Design Dmac_Top, start of the top module:
module Dmac_Top (
    input  logic        clk,
    input  logic        rst,
    input  logic        write,
    input  logic        HSel,
    input  logic [1:0]  STrans,
    input  logic [31:0] HWData,
    input  logic [31:0] HAddr,
    input  logic [31:0] MRData,
    input  logic        HReady,
    input  logic [1:0]  M_HResp,
    output logic HReadyOut,
    output logic [1:0] S_HResp,
    input  logic [1:0]  DmacReq,      
    input  logic        Bus_Grant,   
    output logic [31:0] MAddress,
    output logic [31:0] MWData,
    output logic [3:0]  MBurst_Size,
    output logic        MWrite,
    output logic [1:0]  MTrans,
    output logic [3:0]  MWStrb,
    output logic        Bus_Req,
    output logic        Interrupt,
    output logic [1:0]  ReqAck
);
    logic con_sel, con_en, irq, con_new_sel, C_config;
    logic hold;
    logic channel_en_1, channel_en_2;
    Dmac_Main_Datapath datapath_inst (
        .clk            (clk),
        .rst            (rst),
        .write          (write),
        .HSel           (HSel),
        .STrans         (STrans),
        .channel_en_1   (channel_en_1),
        .channel_en_2   (channel_en_2),
        .HWData         (HWData),
        .HAddr          (HAddr),
        .MRData         (MRData),
        .HReady         (HReady),
        .M_HResp          (M_HResp),
        .con_en         (con_en),
        .con_sel        (con_sel),
        .C_config       (C_config),
        .irq            (irq),
        .con_new_sel    (con_new_sel),
        .MAddress       (MAddress),
        .MWData         (MWData),
        .MBurst_Size    (MBurst_Size),
        .MWrite         (MWrite),
        .MTrans         (MTrans),
        .MWStrb         (MWStrb)
    );
    Dmac_Main_Ctrl controller_inst (
        .clk            (clk),
  ...
For scale: about 4,300 cells after synthesis, about 190 I/O pins, roughly 63,000 sq um of cells after synthesis.
make LEC_CHECK=0 CAP_MARGIN=40 CORE_MARGIN=2 CORE_UTILIZATION=72 CTS_CLUSTER_DIAMETER=29 CTS_CLUSTER_SIZE=58 PLACE_DENSITY_LB_ADDON=0.01 SETUP_SLACK_MARGIN=1.4 SLEW_MARGIN=40 TNS_END_PERCENT=40 finish   # period 4.78 ns
run.sh (not shown) runs the stock make flow with config.mk's settings and CLKGATE_MAP_FILE=.
The first run did not get past global routing.
Rerun with:
==> flow/config.mk (replaced) <==
export PLATFORM = sky130hd
export DESIGN_NAME = Dmac_Top
export DESIGN_NICKNAME = Dmac_Top
export VERILOG_FILES = /design/flow/design.v
export SDC_FILE = /design/flow/constraint.sdc
export NUM_CORES = 4
export LEC_CHECK = 0
export CAP_MARGIN = 20
export CORE_MARGIN = 2
export CORE_UTILIZATION = 57
export PLACE_DENSITY = 0.6
export SLEW_MARGIN = 20
==> flow/constraint.sdc (replaced) <==
create_clock -name core_clock -period 5.59 [get_ports {clk}]
set_input_delay 1.1180 -clock core_clock [delete_from_list [all_inputs] [get_ports {clk}]]
set_output_delay 1.1180 -clock core_clock [all_outputs]
set_load 0.01 [all_outputs]
Now the flow produced a clean layout. Die area rose by 26%. Area after synthesis does not change. Synthesized cell count is unchanged.
Rerun with:
--- a/flow/config.mk
+++ b/flow/config.mk
@@ -9,3 +9,3 @@
 export CORE_MARGIN = 2
-export CORE_UTILIZATION = 57
+export CORE_UTILIZATION = 40
 export PLACE_DENSITY = 0.6
==> flow/constraint.sdc (replaced) <==
create_clock -name core_clock -period 10.1 [get_ports {clk}]
set_input_delay 2.0200 -clock core_clock [delete_from_list [all_inputs] [get_ports {clk}]]
set_output_delay 2.0200 -clock core_clock [all_outputs]
set_load 0.01 [all_outputs]
Utilization decreases by 20 points.
Clock-buffer cell count goes up by 3.
Design area hardly moves.
Setup slack improves by 1.5 ns.
Rerun with:
--- a/flow/config.mk
+++ b/flow/config.mk
@@ -7,6 +7,7 @@
 export LEC_CHECK = 0
+export ABC_AREA = 1
 export CAP_MARGIN = 20
 export CORE_MARGIN = 2
-export CORE_UTILIZATION = 40
-export PLACE_DENSITY = 0.6
+export CORE_UTILIZATION = 72
+export PLACE_DENSITY = 0.43
 export SLEW_MARGIN = 20
==> flow/constraint.sdc (replaced) <==
create_clock -name core_clock -period 2.91 [get_ports {clk}]
set_input_delay 0.5820 -clock core_clock [delete_from_list [all_inputs] [get_ports {clk}]]
set_output_delay 0.5820 -clock core_clock [all_outputs]
set_load 0.01 [all_outputs]
Effect: The new run did not get past global routing with GRT-0232. Area after synthesis increases by a little under a tenth. Die area decreases by well over a third. Synthesized cell count increases by well over a third.

---

Setup of run A:
Starting RTL as in the previous note.
// Dmac_Top
module Dmac_Top (
    input  logic        clk,
    input  logic        rst,
    input  logic        write,
    input  logic        HSel,
    input  logic [1:0]  STrans,
    input  logic [31:0] HWData,
    input  logic [31:0] HAddr,
    input  logic [31:0] MRData,
    input  logic        HReady,
    input  logic [1:0]  M_HResp,
    output logic HReadyOut,
    output logic [1:0] S_HResp,
    input  logic [1:0]  DmacReq,      
    input  logic        Bus_Grant,   
    output logic [31:0] MAddress,
    output logic [31:0] MWData,
    output logic [3:0]  MBurst_Size,
    output logic        MWrite,
    output logic [1:0]  MTrans,
    output logic [3:0]  MWStrb,
    output logic        Bus_Req,
    output logic        Interrupt,
    output logic [1:0]  ReqAck
);
export LEC_CHECK = 0
export CAP_MARGIN = 20
export CORE_ASPECT_RATIO = 0.53
export CORE_MARGIN = 2
export CORE_UTILIZATION = 72
export CTS_CLUSTER_SIZE = 48
export PLACE_DENSITY = 0.65
export SLEW_MARGIN = 20
create_clock -name core_clock -period 6.46 [get_ports {clk}]
Run A went all the way through synthesis, placement and routing and the layout is clean on timing, DRC and antenna.
diff inputs: run A => run B
# run A
export LEC_CHECK = 0
export CAP_MARGIN = 20
export CORE_ASPECT_RATIO = 0.53
export CORE_MARGIN = 2
export CORE_UTILIZATION = 72
export CTS_CLUSTER_SIZE = 48
export PLACE_DENSITY = 0.65
export SLEW_MARGIN = 20
create_clock -name core_clock -period 6.46 [get_ports {clk}]
# run B
export LEC_CHECK = 0
export CAP_MARGIN = 20
export CORE_MARGIN = 2
export CORE_UTILIZATION = 26
export PLACE_DENSITY = 0.6
export SLEW_MARGIN = 20
create_clock -name core_clock -period 14.6 [get_ports {clk}]
Notes after the runs:
Run B ended up with a211oi_1 as its worst-path cell with the longest stage delay; run A ended up with or4_1. NOTE: number of clock-tree buffers in the layout in run B exceeds that of run A. Average wire length per cell after detail routing delta for run B relative to run A: 30% lower.
diff inputs: run B => run C
# run B
export LEC_CHECK = 0
export CAP_MARGIN = 20
export CORE_MARGIN = 2
export CORE_UTILIZATION = 26
export PLACE_DENSITY = 0.6
export SLEW_MARGIN = 20
create_clock -name core_clock -period 14.6 [get_ports {clk}]
# run C
export LEC_CHECK = 0
export CAP_MARGIN = 20
export CORE_MARGIN = 2
export CORE_UTILIZATION = 61
export CTS_CLUSTER_SIZE = 100
export PLACE_DENSITY = 0.6
export SLEW_MARGIN = 20
create_clock -name core_clock -period 7.7 [get_ports {clk}]
Notes after the runs:
- Run C went all the way through the flow, and no timing, DRC or antenna check failed.
- Run C against run B: hold slack grew by 42 ps; layout buffer count excluding clock buffers grew by about 2.5%.
- On total power, run B beats run C.
- Run B -> run C: sequential group share of total power flat
- Run C ends up with a core area that is about 60% lower than in run B.
- Switching part of the total was lower in run C than in run B.
- From run B to run C, simple logic cell fraction of the synthesized area did not move at all.
- Run B reports its top routing layer in use as met5 while run C reports met4.
The inputs of run D differ from those of run C as listed below.
# run C
export LEC_CHECK = 0
export CAP_MARGIN = 20
export CORE_MARGIN = 2
export CORE_UTILIZATION = 61
export CTS_CLUSTER_SIZE = 100
export PLACE_DENSITY = 0.6
export SLEW_MARGIN = 20
create_clock -name core_clock -period 7.7 [get_ports {clk}]
# run D
export LEC_CHECK = 0
export CAP_MARGIN = 20
export CORE_MARGIN = 2
export CORE_UTILIZATION = 40
export PLACE_DENSITY = 0.6
export SLEW_MARGIN = 20
create_clock -name core_clock -period 8.59 [get_ports {clk}]
Of run C and run D, the higher final clock period utilization by the worst path belongs to run C.
Run D finished every step from synthesis to the final layout, and the layout passed the timing, design-rule and antenna checks.
On total power, run C loses to run D.
Number of non-clock buffers in the layout was lower in run D than in run C.
Taking run C as the reference, in run D internal cell power decreased 11%, minimum setup slack in the final design increased 200 ps.
On leakage dissipation, run C and run D are basically level.

---

Starting RTL as in the previous note.
Design Dmac_Top, start of the top module:
module Dmac_Top (
    input  logic        clk,
    input  logic        rst,
    input  logic        write,
    input  logic        HSel,
    input  logic [1:0]  STrans,
    input  logic [31:0] HWData,
    input  logic [31:0] HAddr,
    input  logic [31:0] MRData,
    input  logic        HReady,
    input  logic [1:0]  M_HResp,
    output logic HReadyOut,
    output logic [1:0] S_HResp,
    input  logic [1:0]  DmacReq,      
    input  logic        Bus_Grant,   
    output logic [31:0] MAddress,
    output logic [31:0] MWData,
    output logic [3:0]  MBurst_Size,
    output logic        MWrite,
    output logic [1:0]  MTrans,
    output logic [3:0]  MWStrb,
    output logic        Bus_Req,
    output logic        Interrupt,
    output logic [1:0]  ReqAck
);
==> flow/config.mk <==
export PLATFORM = sky130hd
export DESIGN_NAME = Dmac_Top
export DESIGN_NICKNAME = Dmac_Top
export VERILOG_FILES = /design/flow/design.v
export SDC_FILE = /design/flow/constraint.sdc
export NUM_CORES = 4
export LEC_CHECK = 0
export CAP_MARGIN = 20
export CORE_MARGIN = 3
export CORE_UTILIZATION = 72
export CTS_CLUSTER_DIAMETER = 271
export CTS_CLUSTER_SIZE = 14
export PLACE_DENSITY_LB_ADDON = 0.01
export SETUP_SLACK_MARGIN = 0.69
export SLEW_MARGIN = 20
==> flow/constraint.sdc <==
create_clock -name core_clock -period 4.77 [get_ports {clk}]
set_input_delay 0.9540 -clock core_clock [delete_from_list [all_inputs] [get_ports {clk}]]
set_output_delay 0.9540 -clock core_clock [all_outputs]
set_load 0.01 [all_outputs]
The starting point finished but fails on negative setup slack.
Rerun with:
- CORE_MARGIN: 3 -> 2
- CORE_UTILIZATION: 72 -> 44
- CTS_CLUSTER_DIAMETER: 271 -> unset
- CTS_CLUSTER_SIZE: 14 -> unset
- PLACE_DENSITY: unset -> 0.6
- PLACE_DENSITY_LB_ADDON: 0.01 -> unset
- SETUP_SLACK_MARGIN: 0.69 -> unset
- clock period: 4.77 -> 5.41 ns (I/O delays scaled with it)
=>
- With this change the flow ran to the end with no violations
- clock power climbs by about 20%
- global-route usage drops by 20 points
- routed wire length shrinks by 12%
- area after synthesis does not change
- hold slack is worse by 0.011 ns
- critical path depth grows by 1
- setup slack improved by 0.11 ns
- cell count grows by 14%
- flip-flop count is unchanged
- non-clock buffer count falls by 37
Rerun with:
- CORE_UTILIZATION: 44 -> 70
- HOLD_SLACK_MARGIN: unset -> -0.1
- SETUP_SLACK_MARGIN: unset -> 0.61
- clock period: 5.41 -> 4.82 ns (I/O delays scaled with it)
- The new run reached the layout checks and failed them: negative setup slack
- wire length went up by roughly a tenth
- die size went down by well over a third
- cell count went down by roughly a tenth
- sequential share of layout area went up by 0.36 points
Rerun with:
- CORE_UTILIZATION: 70 -> 16
- CTS_CLUSTER_DIAMETER: unset -> 29
- HOLD_SLACK_MARGIN: -0.1 -> unset
- SETUP_SLACK_MARGIN: 0.61 -> 1.42
- clock period: 4.82 -> 4.89 ns (I/O delays scaled with it)
This time the run completed with no timing, DRC or antenna violations.
Clock skew went up by 0.042 ns.
Final area went up by about 16%.
Routed wire length went up by 2.3%.
Register-to-register slack improves by 0.24 ns.
Setup slack improves by 0.36 ns.
Total power went up by about 26%.
Area after synthesis stays the same.
Cell count went up by about 75%.
Sequential cell count does not change.
Global-route usage went down by 32 points.
First-iteration DRC count went down by 35%.
No activity file was given, so power comes from the tool's default toggle rates.
